==> run A <==
// asx_soupbintcp_itch
module asx_soupbintcp_itch (
    input  wire        clk,
    input  wire        rst,
    input  wire        ip_payload_valid,
    input  wire [7:0]  ip_payload_data,
    input  wire        ip_payload_start,
    input  wire        ip_payload_end,
    output wire [15:0] tcp_src_port,
    output wire [15:0] tcp_dst_port,
    output wire [31:0] tcp_seq_num,
    output wire [31:0] tcp_ack_num,
    output wire [3:0] tcp_data_offset,
    output wire [7:0] tcp_flags,
    output wire [15:0] tcp_window,
    output wire tcp_flag_syn,
    output wire tcp_flag_ack,
    output wire tcp_flag_fin,
    output wire tcp_flag_rst,
    output wire tcp_flag_psh,
    output wire tcp_header_valid,
    output wire tcp_parse_error,
    output wire session_active,
    output wire [63:0] session_sequence,
    output wire [7:0] pkt_type,
    output wire pkt_type_valid,
    output wire pkt_heartbeat,
    output wire pkt_login_accepted,
    output wire pkt_login_rejected,
    output wire pkt_end_session,
    output wire [31:0] seq_data_count,
    output wire [31:0] heartbeat_count,
    output wire parse_error,
    output wire msg_valid,
    output wire [7:0] msg_type,
    output wire msg_error,
    output wire [31:0] timestamp,
    output wire [63:0] order_id,
    output wire [31:0] orderbook_id,
    output wire side,
    output wire add_order_valid,
    output wire add_order_start,
    output wire [63:0] quantity,
    output wire [31:0] price,
    output wire [15:0] order_attributes,
    output wire order_executed_valid,
    output wire [63:0] exec_quantity,
    output wire order_cancel_valid,
    output wire order_delete_valid,
    output wire order_replace_valid,
    output wire directory_valid,
    output wire system_event_valid,
    output wire [7:0] event_code,
    output wire [31:0] total_messages,
    output wire [31:0] parse_errors
);
make LEC_CHECK=0 ABC_AREA=1 CAP_MARGIN=20 CORE_ASPECT_RATIO=0.5 CORE_MARGIN=2 CORE_UTILIZATION=72 CTS_CLUSTER_DIAMETER=315 CTS_CLUSTER_SIZE=97 MAX_ROUTING_LAYER=met4 PLACE_DENSITY_LB_ADDON=0.08 SETUP_SLACK_MARGIN=0.72 SLEW_MARGIN=5 finish   # period 2.71 ns
run.sh (not shown) runs the stock make flow with config.mk's settings and CLKGATE_MAP_FILE=.
==> run Z: changes against run A <==
Settings changed: CORE_ASPECT_RATIO 0.5 to not set, CTS_CLUSTER_DIAMETER 315 to 397, CTS_CLUSTER_SIZE 97 to 10, MAX_ROUTING_LAYER met4 to not set, PLACE_DENSITY_LB_ADDON 0.08 to not set, SETUP_SLACK_MARGIN 0.72 to 0.43, SLEW_MARGIN 5 to 20, TNS_END_PERCENT set to 5.
==> flow/constraint.sdc (replaced) <==
create_clock -name core_clock -period 1.45 [get_ports {clk}]
set_input_delay 0.2900 -clock core_clock [delete_from_list [all_inputs] [get_ports {clk}]]
set_output_delay 0.2900 -clock core_clock [all_outputs]
set_load 0.01 [all_outputs]
==> run G: changes against run A <==
Settings changed: CTS_CLUSTER_DIAMETER 315 to 396, CTS_CLUSTER_SIZE 97 to 99, MAX_ROUTING_LAYER met4 to not set, PLACE_DENSITY set to 0.4, PLACE_DENSITY_LB_ADDON 0.08 to not set, SETUP_SLACK_MARGIN 0.72 to not set, SLEW_MARGIN 5 to 20.
==> flow/constraint.sdc (replaced) <==
create_clock -name core_clock -period 2.56 [get_ports {clk}]
set_input_delay 0.5120 -clock core_clock [delete_from_list [all_inputs] [get_ports {clk}]]
set_output_delay 0.5120 -clock core_clock [all_outputs]
set_load 0.01 [all_outputs]
==> run C: changes against run A <==
Settings changed: ABC_AREA 1 to not set, CORE_ASPECT_RATIO 0.5 to not set, CORE_UTILIZATION 72 to 40, CTS_CLUSTER_DIAMETER 315 to not set, CTS_CLUSTER_SIZE 97 to not set, MAX_ROUTING_LAYER met4 to not set, PLACE_DENSITY_LB_ADDON 0.08 to not set, SETUP_SLACK_MARGIN 0.72 to not set, SLEW_MARGIN 5 to 20.
==> flow/constraint.sdc (replaced) <==
create_clock -name core_clock -period 3.83 [get_ports {clk}]
set_input_delay 0.7660 -clock core_clock [delete_from_list [all_inputs] [get_ports {clk}]]
set_output_delay 0.7660 -clock core_clock [all_outputs]
set_load 0.01 [all_outputs]
==> qor summary <==
quantity	run Z	run G	run A	run C
Clock sink total	-	-	765	765
Placement Cell Area	-	39,830 um2	39,790 um2	37,560 um2
Maximum level of the CTS H-tree	-	-	1	3
Xor/xnor share of the synthesized area	2.605%	2.605%	2.605%	5.788%
Number of cell rows	77	54	54	99
Post-cts sizing count	-	-	438	0
Most popular library cell in the synthesized design by count	nand2_1	nand2_1	nand2_1	dfxtp_1
Buffers inserted by post-CTS timing repair	-	-	102	0
Clock tree buffer depth	-	-	3	3
Width of the die	214.6 um	301.9 um	301.9 um	276.3 um
Floorplan net count	3,625	3,625	3,625	2,809
Outcome	aborted with a tool error	aborted with a tool error	aborted with a tool error	no timing/DRC/antenna violations
Stage where the flow stopped	detailed placement (3_5_place_dp)	clock tree synthesis (4_1_cts)	global routing (5_1_grt)	-
Share of the synthesized area in the top cell type	30.93%	30.93%	30.93%	33.31%
Sequential-to-total area share from yosys stat	58.26%	58.26%	58.26%	62.74%
Number of hold-repair buffers added at the cts stage	-	-	0	0
Unique cell types	57	57	57	69

* * *

==> run F <==
asx_soupbintcp_itch again, from the RTL that the note above started with.
## asx_soupbintcp_itch
module asx_soupbintcp_itch (
    input  wire        clk,
    input  wire        rst,
    input  wire        ip_payload_valid,
    input  wire [7:0]  ip_payload_data,
    input  wire        ip_payload_start,
    input  wire        ip_payload_end,
    output wire [15:0] tcp_src_port,
    output wire [15:0] tcp_dst_port,
    output wire [31:0] tcp_seq_num,
    output wire [31:0] tcp_ack_num,
    output wire [3:0] tcp_data_offset,
    output wire [7:0] tcp_flags,
    output wire [15:0] tcp_window,
    output wire tcp_flag_syn,
    output wire tcp_flag_ack,
    output wire tcp_flag_fin,
    output wire tcp_flag_rst,
    output wire tcp_flag_psh,
    output wire tcp_header_valid,
    output wire tcp_parse_error,
    output wire session_active,
    output wire [63:0] session_sequence,
    output wire [7:0] pkt_type,
    output wire pkt_type_valid,
    output wire pkt_heartbeat,
    output wire pkt_login_accepted,
    output wire pkt_login_rejected,
    output wire pkt_end_session,
    output wire [31:0] seq_data_count,
    output wire [31:0] heartbeat_count,
    output wire parse_error,
    output wire msg_valid,
    output wire [7:0] msg_type,
    output wire msg_error,
    output wire [31:0] timestamp,
    output wire [63:0] order_id,
    output wire [31:0] orderbook_id,
    output wire side,
    output wire add_order_valid,
    output wire add_order_start,
    output wire [63:0] quantity,
    output wire [31:0] price,
    output wire [15:0] order_attributes,
    output wire order_executed_valid,
    output wire [63:0] exec_quantity,
    output wire order_cancel_valid,
    output wire order_delete_valid,
    output wire order_replace_valid,
    output wire directory_valid,
    output wire system_event_valid,
    output wire [7:0] event_code,
    output wire [31:0] total_messages,
    output wire [31:0] parse_errors
);
Settings: LEC_CHECK=0, ABC_AREA=1, CAP_MARGIN=0, CORE_ASPECT_RATIO=1.33, CORE_MARGIN=2, CORE_UTILIZATION=72, CTS_CLUSTER_DIAMETER=396, CTS_CLUSTER_SIZE=99, SLEW_MARGIN=0, TNS_END_PERCENT=5; clock period 2.56 ns.
==> run R: changes against run F <==
ABC_AREA = unset   (was 1)
CAP_MARGIN = 20   (was 0)
CORE_ASPECT_RATIO = unset   (was 1.33)
CORE_UTILIZATION = 68   (was 72)
CTS_CLUSTER_DIAMETER = unset   (was 396)
CTS_CLUSTER_SIZE = 31   (was 99)
SETUP_SLACK_MARGIN = 0.36   (was unset)
SLEW_MARGIN = 20   (was 0)
TNS_END_PERCENT = unset   (was 5)
==> flow/constraint.sdc (replaced) <==
create_clock -name core_clock -period 2.02 [get_ports {clk}]
set_input_delay 0.4040 -clock core_clock [delete_from_list [all_inputs] [get_ports {clk}]]
set_output_delay 0.4040 -clock core_clock [all_outputs]
set_load 0.01 [all_outputs]
==> run B: changes against run F <==
CAP_MARGIN = 20   (was 0)
CORE_UTILIZATION = 62   (was 72)
CTS_CLUSTER_DIAMETER = unset   (was 396)
CTS_CLUSTER_SIZE = unset   (was 99)
SLEW_MARGIN = 20   (was 0)
TNS_END_PERCENT = unset   (was 5)
==> qor summary <==
	run B	run R	run F
Hold-fix buffers at CTS	0	-	0
Horizontal die dimension	201 um	213 um	187 um
Share of the core filled by cells before placement	62.9%	68.9%	72.4%
Count of buffers added by post-CTS timing repair for setup	3	-	4
Number of placement rows	95	76	89
Die Height	266 um	213 um	247 um
Synth Seq Share	58.3%	62.7%	58.3%
Distinct lib cells used	57	69	57
Number of clock buffers inserted by TritonCTS	71	-	11
Die Footprint	53400 um2	45300 um2	46100 um2
Net count entering floorplan	3625	2809	3625
DP Wirelength	77000 um	81500 um	83500 um
Post-detailed-placement cell area	40000 um2	40100 um2	39900 um2
Count of placed standard cells including taps	4929	4151	4845
Post-synth area from yosys stat	31900 um2	29700 um2	31900 um2
Placeable core area	50800 um2	43100 um2	44100 um2
Xor/xnor cell area share of the yosys netlist	2.61%	5.79%	2.61%
Cells after Synth	3567	2751	3567
# Cells Yosys	3567	2751	3567
Synth top area share	30.9%	33.3%	30.9%
Simple-gate portion of the synthesized area	21.0%	18.4%	21.0%
Resized cells post-CTS	21	-	33
Share of synthesized cell area in and-or and or-and compound cells	9.85%	6.40%	9.85%
Status	complete, but fails checks	did not finish	did not finish
Stage where the flow stopped	-	clock tree synthesis (4_1_cts)	global routing (5_1_grt)
Reasons for failing layout checks	setup timing	-	-
Cell area after synthesis	31900 um2	29700 um2	31900 um2

* * *

==> trial 90: inputs <==
Starting RTL as in the previous note.
Settings: LEC_CHECK=0, CAP_MARGIN=20, CELL_PAD_IN_SITES_DETAIL_PLACEMENT=2, CORE_MARGIN=4, CORE_UTILIZATION=41, CTS_CLUSTER_SIZE=39, MAX_ROUTING_LAYER=met4, MIN_ROUTING_LAYER=met1, PLACE_DENSITY_LB_ADDON=0.23, SETUP_SLACK_MARGIN=0.71, SLEW_MARGIN=40; clock period 2.88 ns.
==> inputs of trial 65, as changes to trial 90 <==
Settings changed: CELL_PAD_IN_SITES_DETAIL_PLACEMENT 2 to unset, CORE_MARGIN 4 to 2, CORE_UTILIZATION 41 to 40, CTS_CLUSTER_SIZE 39 to unset, MAX_ROUTING_LAYER met4 to unset, MIN_ROUTING_LAYER met1 to unset, PLACE_DENSITY_LB_ADDON 0.23 to unset, SETUP_SLACK_MARGIN 0.71 to unset, SLEW_MARGIN 40 to 20.
==> flow/constraint.sdc (replaced) <==
create_clock -name core_clock -period 3.63 [get_ports {clk}]
set_input_delay 0.7260 -clock core_clock [delete_from_list [all_inputs] [get_ports {clk}]]
set_output_delay 0.7260 -clock core_clock [all_outputs]
set_load 0.01 [all_outputs]
==> inputs of build 23, as changes to trial 90 <==
Settings changed: CELL_PAD_IN_SITES_DETAIL_PLACEMENT 2 to unset, CORE_ASPECT_RATIO set to 1.54, CORE_MARGIN 4 to 5, CORE_UTILIZATION 41 to 48, CTS_CLUSTER_SIZE 39 to unset, GPL_TIMING_DRIVEN set to 1, MAX_ROUTING_LAYER met4 to unset, MIN_ROUTING_LAYER met1 to unset, PLACE_DENSITY_LB_ADDON 0.23 to 0.18, SETUP_SLACK_MARGIN 0.71 to unset.
==> flow/constraint.sdc (replaced) <==
create_clock -name core_clock -period 3.36 [get_ports {clk}]
set_input_delay 0.6720 -clock core_clock [delete_from_list [all_inputs] [get_ports {clk}]]
set_output_delay 0.6720 -clock core_clock [all_outputs]
set_load 0.01 [all_outputs]
==> Slide: Implementation Results <==
Implementation Results

Run status
  • Outcome: no timing/DRC/antenna violations

Die
  • Die area: 0.0670 mm²
  • Height of the die: 318 µm
  • Die width: 210 µm
  • # rows: around 110

Place
  • Placed cell count: 4185
  • HPWL after DPL: ~70 mm
  • Post-Place Setup Slack: 127 ps
  • Area post-placement: roughly 0.038 mm²
  • GPL Wtd Cong: approximately 0.91

Power
  • Clock power frac: 45.8%
That was build 23.
==> Slide: Implementation Results <==
Physical Implementation Snapshot

Yosys
  • Synth area leader: edfxtp_1

Place
  • HPWL after DPL: 104 mm
  • Placed cell count: 4351
  • Post-Place Setup Slack: -234 ps

Die
  • # rows: about 98
  • Die area: 0.0767 mm²
  • Die width: roughly 280 µm
  • Fp util: around 41%

Run status
  • Halt Stage: clock tree synthesis (4_1_cts)
  • Outcome: aborted with a tool error
  • Tool error: [ERROR DPL-0033] detailed placement checks failed during check placement.
That was trial 90.
==> Slide: Implementation Results <==
Implementation Results

Run status
  • Outcome: no timing/DRC/antenna violations

Place
  • Placed cell count: about 4300
  • Area post-placement: between 0.03 and 0.04 mm²
  • HPWL after DPL: ~69 mm
  • Post-Place Setup Slack: a little under 300 ps
  • GPL Wtd Cong: 0.873

Yosys
  • Synth Area in Compound Gates: roughly 6.4%
  • Top cells by count: dfxtp_1 (436), nor2_1 (350), edfxtp_1 (329)

Die
  • Die width: roughly 280 µm
  • Height of the die: 276 µm
  • Die area: between 0.07 and 0.08 mm²
  • # rows: between 90 and 100

Global route
  • Largest net degree at the start of global routing: 219

Power
  • Clock power frac: approximately half

Clock tree
  • Worst-path clk slew: 60 ps
That was trial 65.
Power figures rest on the tool's default switching activity, not on a simulated workload.
